== try-harbor ==
Design IOTDF, start of the top module:
module IOTDF( clk, rst, in_en, iot_in, fn_sel, busy, valid, iot_out);
Size in the first run: about 5600 cells after synthesis, roughly 870 flip-flops, roughly 140 I/O pins, ~49000 um^2 of cells after synthesis.
Settings: LEC_CHECK=0, ABC_AREA=0, CAP_MARGIN=20, CORE_MARGIN=2, CORE_UTILIZATION=67, GPL_ROUTABILITY_DRIVEN=1, MAX_ROUTING_LAYER=met5, MIN_ROUTING_LAYER=met1, PLACE_DENSITY_LB_ADDON=0.21, SETUP_SLACK_MARGIN=0.08, SLEW_MARGIN=20, TNS_END_PERCENT=20; clock period 3.43 ns.
run.sh (not shown) runs the stock make flow with config.mk's settings and CLKGATE_MAP_FILE=.
Inputs modified between try-harbor and try-amber:
- changing CORE_MARGIN from 2 to 4
- changing ABC_AREA from 0 to 1
- changing CORE_UTILIZATION from 67 to 58
- removing PLACE_DENSITY_LB_ADDON (formerly 0.21)
- changing the clock period (ns, I/O delays scaled along) from 3.43 to 2.6
[summary]
Across try-amber and try-harbor, the outcome is the same: a clean finish for every run.
The share of the core filled by cells before placement in try-amber was lower than what try-harbor gave.
Taking try-amber over try-harbor, the standard cell area after detailed placement ratio works out to 1.06.
The horizontal extent of the die of try-amber is higher than that of try-harbor.
| final standard cell area without fillers | lower: try-harbor |
Clock-buffer cell count (higher): try-amber
Input-level comparison between try-nickel and try-amber:
- changing CORE_MARGIN from 4 to 2
- changing the clock period (ns, I/O delays scaled along) from 2.6 to 2.08
Results
Although it ran to completion, try-nickel produced a layout that fails the final checks because of negative setup slack.
From try-amber to try-nickel the numbers moved as follows: pre-CTS worst setup slack down 440 ps; DRC violation count after routing about even; clock skew higher.
try-nickel has clock network fraction of total power below what try-amber had.
A critical path's slowest cell of sky130_fd_sc_hd__dfrtp_1 is what try-amber shows, while sky130_fd_sc_hd__dfrtp_2 belongs to try-nickel.
Relative to try-amber, leakage power of the design has increased by 3.7 nW in try-nickel.
Compared to try-amber, the routing of try-nickel uses more wire.
Run comparison: try-amber source of the critical timing path des_inst.r_reg[21]$_DFFE_PP0P_; try-nickel source of the critical timing path crc_sort_inst.sort_inst.sort_array[2][1]$_DFFE_PP0P_
try-amber vs try-nickel, end point of the critical path: des_inst.r_reg[16]$_DFFE_PP0P_ vs crc_sort_inst.sort_inst.sort_array[2][5]$_DFFE_PP0P_
Lower routed wirelength normalized by instance count was reported by try-amber, not try-nickel.
Here is what was changed in the inputs of try-cedar compared with try-nickel.
- an added PLACE_DENSITY_LB_ADDON of 0.21
- an added CTS_CLUSTER_SIZE of 73
- a change of the clock period (ns, I/O delays scaled along) from 2.08 to 3.27
### Flow results
try-cedar | stages: all done | timing, DRC, antenna: all pass. End of the critical path = crc_sort_inst.sort_inst.sort_array[2][5]$_DFFE_PP0P_: try-nickel; end of the critical path = data_buf1[38]$_DFFE_PP0P_: try-cedar. In the metrics for try-nickel and try-cedar, the one carrying the lower number of buffers inserted by post-CTS setup repair is try-cedar. Fraction of power consumed by combinational cells: try-cedar < try-nickel. try-cedar: routed length on met3 16% below try-nickel. Switching share of power (try-cedar over try-nickel): decrease, 0.43 points. Share of total power in the clock network ends up higher on try-cedar. Comparing try-nickel and try-cedar, detailed-placement wirelength estimate is higher on try-nickel. Global-route wire length before repair went down by a few percent going from try-nickel to try-cedar. try-nickel consumes more power than try-cedar. Relative to try-nickel, share of the clock period used by the worst path has gone down in try-cedar. Number of non-clock buffers in the layout of try-cedar falls short of that of try-nickel by more than half. Comparing try-nickel and try-cedar, critical path depth is higher on try-nickel.

Starting RTL as in the previous note.
==> flow/design.v (excerpt) <==
module IOTDF( clk, rst, in_en, iot_in, fn_sel, busy, valid, iot_out);
make LEC_CHECK=0 CAP_MARGIN=25 CELL_PAD_IN_SITES_DETAIL_PLACEMENT=2 CORE_ASPECT_RATIO=1.16 CORE_MARGIN=5 CORE_UTILIZATION=45 CTS_CLUSTER_DIAMETER=164 CTS_CLUSTER_SIZE=15 GPL_TIMING_DRIVEN=0 PLACE_DENSITY_LB_ADDON=0.08 SETUP_SLACK_MARGIN=-0.32 SLEW_MARGIN=35 TNS_END_PERCENT=95 finish   # period 5.0 ns
Edit:
Settings changed: CAP_MARGIN 25 to 5, CORE_ASPECT_RATIO 1.16 to unset, CORE_MARGIN 5 to 2, CORE_UTILIZATION 45 to 42, CTS_CLUSTER_DIAMETER 164 to 292, CTS_CLUSTER_SIZE 15 to unset, GPL_TIMING_DRIVEN 0 to unset, HOLD_SLACK_MARGIN set to 0.09, PLACE_DENSITY_LB_ADDON 0.08 to unset, SETUP_SLACK_MARGIN -0.32 to unset, SLEW_MARGIN 35 to 20, TNS_END_PERCENT 95 to 10.
- Now the flow finished with max-capacitance violations, max-slew violations left
- global-route usage goes down by 0.58 points
- final cell count goes down by 2.6%
- routed wire length goes up by 1.7%
Edit:
Settings changed: CAP_MARGIN 5 to 20, CELL_PAD_IN_SITES_DETAIL_PLACEMENT 2 to unset, CORE_UTILIZATION 42 to 9, CTS_CLUSTER_DIAMETER 292 to unset, HOLD_SLACK_MARGIN 0.09 to unset, TNS_END_PERCENT 10 to unset.
Clock period 5.0 ns to 6.84 ns, I/O delays scaled along.
Outcome:
- This time the run ran to the end with no violations
- die size went up to 4.6 times its value
- combinational power decreases by 42%
- cell area increases by 11%
- routed wire length shrinks by 32%
- core utilization shrinks by 37 points
- sequential cell count stays the same
Edit:
Settings changed: CORE_UTILIZATION 9 to 40.
Clock period 6.84 ns to 5.0 ns, I/O delays scaled along.
- The changed run completed without violations
- first-iteration DRC count climbs by 10%
- worst hold slack barely changes
- setup slack is worse by 0.96 ns
- sequential cell count does not change
- non-clock buffer count came out higher by 59
- design area is lower by about 11%
Edit:
Settings changed: CAP_MARGIN 20 to 15, CORE_UTILIZATION 40 to 45.
Outcome:
- synthesized cell count is unchanged
- cell area went down by 0.43%
- critical path depth went down by 2
- global-route usage went up by 3.4 points
- combinational power went down by about 1%
Edit:
Settings changed: CAP_MARGIN 15 to 40, CELL_PAD_IN_SITES_DETAIL_PLACEMENT set to 1, CELL_PAD_IN_SITES_GLOBAL_PLACEMENT set to 3, CORE_UTILIZATION 45 to 67, CTS_CLUSTER_DIAMETER set to 292, GPL_ROUTABILITY_DRIVEN set to 0, GPL_TIMING_DRIVEN set to 1, HOLD_SLACK_MARGIN set to 0.09, MAX_ROUTING_LAYER set to met4, PLACE_DENSITY_LB_ADDON set to 0.26, TNS_END_PERCENT set to 100.
What happened: Now the flow aborted during 3_1_place_gp_skip_io on FLW-0024. Die area falls by 32%. Synthesized area is unchanged. Synthesized cell count does not change.

run 1:
Starting RTL as in the previous note.
==> flow/design.v (excerpt) <==
module IOTDF( clk, rst, in_en, iot_in, fn_sel, busy, valid, iot_out);
==> flow/config.mk <==
export PLATFORM = sky130hd
export DESIGN_NAME = IOTDF
export DESIGN_NICKNAME = IOTDF
export VERILOG_FILES = /design/flow/design.v
export SDC_FILE = /design/flow/constraint.sdc
export NUM_CORES = 4
export LEC_CHECK = 0
export CAP_MARGIN = 25
export CELL_PAD_IN_SITES_DETAIL_PLACEMENT = 2
export CORE_ASPECT_RATIO = 1.16
export CORE_MARGIN = 5
export CORE_UTILIZATION = 45
export CTS_CLUSTER_DIAMETER = 369
export CTS_CLUSTER_SIZE = 15
export SETUP_SLACK_MARGIN = -0.32
export SLEW_MARGIN = 40
export TNS_END_PERCENT = 95
==> flow/constraint.sdc <==
create_clock -name core_clock -period 5.0 [get_ports {clk}]
set_input_delay 1.0000 -clock core_clock [delete_from_list [all_inputs] [get_ports {clk}]]
set_output_delay 1.0000 -clock core_clock [all_outputs]
set_load 0.01 [all_outputs]
The flow did not stop early for run 1: all stages ran, and the layout cleared the timing, design-rule and antenna checks.
Input changes introduced in run 2 (baseline for comparison: run 1):
- putting PLACE_DENSITY_LB_ADDON at 0.08 where nothing was set
- putting GPL_TIMING_DRIVEN at 0 where nothing was set
--- outcome ---
- Changes observed in run 2 relative to run 1: worst hold slack held; power density over the cells rose 10 nW/um^2.
- Run 2 completed; timing, DRC and antenna clean
- Run 1 ended with every stage complete and zero timing, DRC or antenna violations.
- Route | run 2 vs run 1 | wire longer in run 2
- Run 2 consumes more power than run 1 does.
- Global-route usage is higher on run 2
- Delta (run 2 minus run 1): first-pass GRT wire length increased by about 1.7% relative to the old numbers, layout overhead on the synthesized area increased by 3.5 points relative to the old numbers.
- A critical path capture point of result_reg[67] is what run 2 shows, while crc_sort_inst.sort_inst.sort_array[12][2] belongs to run 1.
Input-level comparison between run 3 and run 2:
- CORE_UTILIZATION now 42, was 45
- CAP_MARGIN now 5, was 25
- TNS_END_PERCENT now 10, was 95
- CORE_ASPECT_RATIO no longer set, was 1.16
- PLACE_DENSITY_LB_ADDON no longer set, was 0.08
- CTS_CLUSTER_DIAMETER no longer set, was 369
- GPL_TIMING_DRIVEN no longer set, was 0
- CORE_MARGIN now 2, was 5
- CTS_CLUSTER_SIZE no longer set, was 15
- SLEW_MARGIN now 20, was 40
- SETUP_SLACK_MARGIN no longer set, was -0.32
Notes after the runs:
[flow] run 3 | stages: complete | final checks: fail | reason: max-capacitance violations, max-slew violations. Run 2 went all the way through synthesis, placement and routing and the layout is clean on timing, DRC and antenna. The run with more setup slack is run 3; run 2 has less. In the tables for run 2 and run 3, global-route usage reads lower with run 3. When run 3 is set beside run 2, its maximum resistive drop on vdd turns out to be 190 uV smaller. On worst hold-check slack, the higher figure sits with run 2, not run 3. The standard cells in run 3 occupy less silicon area than those in run 2 do. Compared to run 2, run 3 has die size 3.3% higher.
## Diff of input files: run 4 against run 3
- a change of CORE_UTILIZATION from 42 to 45
- a change of SLEW_MARGIN from 20 to 40
- an added HOLD_SLACK_MARGIN of -0.06
- an added CORE_ASPECT_RATIO of 1.16
- an added CTS_CLUSTER_DIAMETER of 369
- an added SETUP_SLACK_MARGIN of -0.32
- a change of TNS_END_PERCENT from 10 to 95
- an added CTS_CLUSTER_SIZE of 15
- a change of CAP_MARGIN from 5 to 15
[summary]
- Completing all stages was not enough for run 4: its layout failed the final checks because of max-capacitance violations, max-slew violations.
- Run 4: power per cell area 5.4% below run 3
- Looking at static leakage power across run 4 and run 3, the one that comes out higher is run 3.
- Run 3 → run 4: number of optimization iterations in the first detailed-route pass saw an increase; post-layout period usage of the worst path saw an increase; clock transition at the registers of the reported paths saw an increase; non-clock buffer area fraction after layout saw an increase.
- Against run 3, die size in run 4 came out better.
- Startpoint of the most critical setup path = fn_sel[1]: run 4; startpoint of the most critical setup path = crc_sort_inst.sort_inst.state[2]: run 3
- On clock period minus worst slack: run 4 sits above run 3.
- Run 4 reports its library cell contributing the largest single delay on the critical path as sky130_fd_sc_hd__o21ai_0 while run 3 reports sky130_fd_sc_hd__dfrtp_4.
- Cmp run 4 and run 3 / logic area / higher: run 4
- Run 4 vs run 3, total power went down by 1.9 mW.
- Between run 4 and run 3, the sequential share of layout area is lower for run 3.
Power and IR drop assume default switching activity.
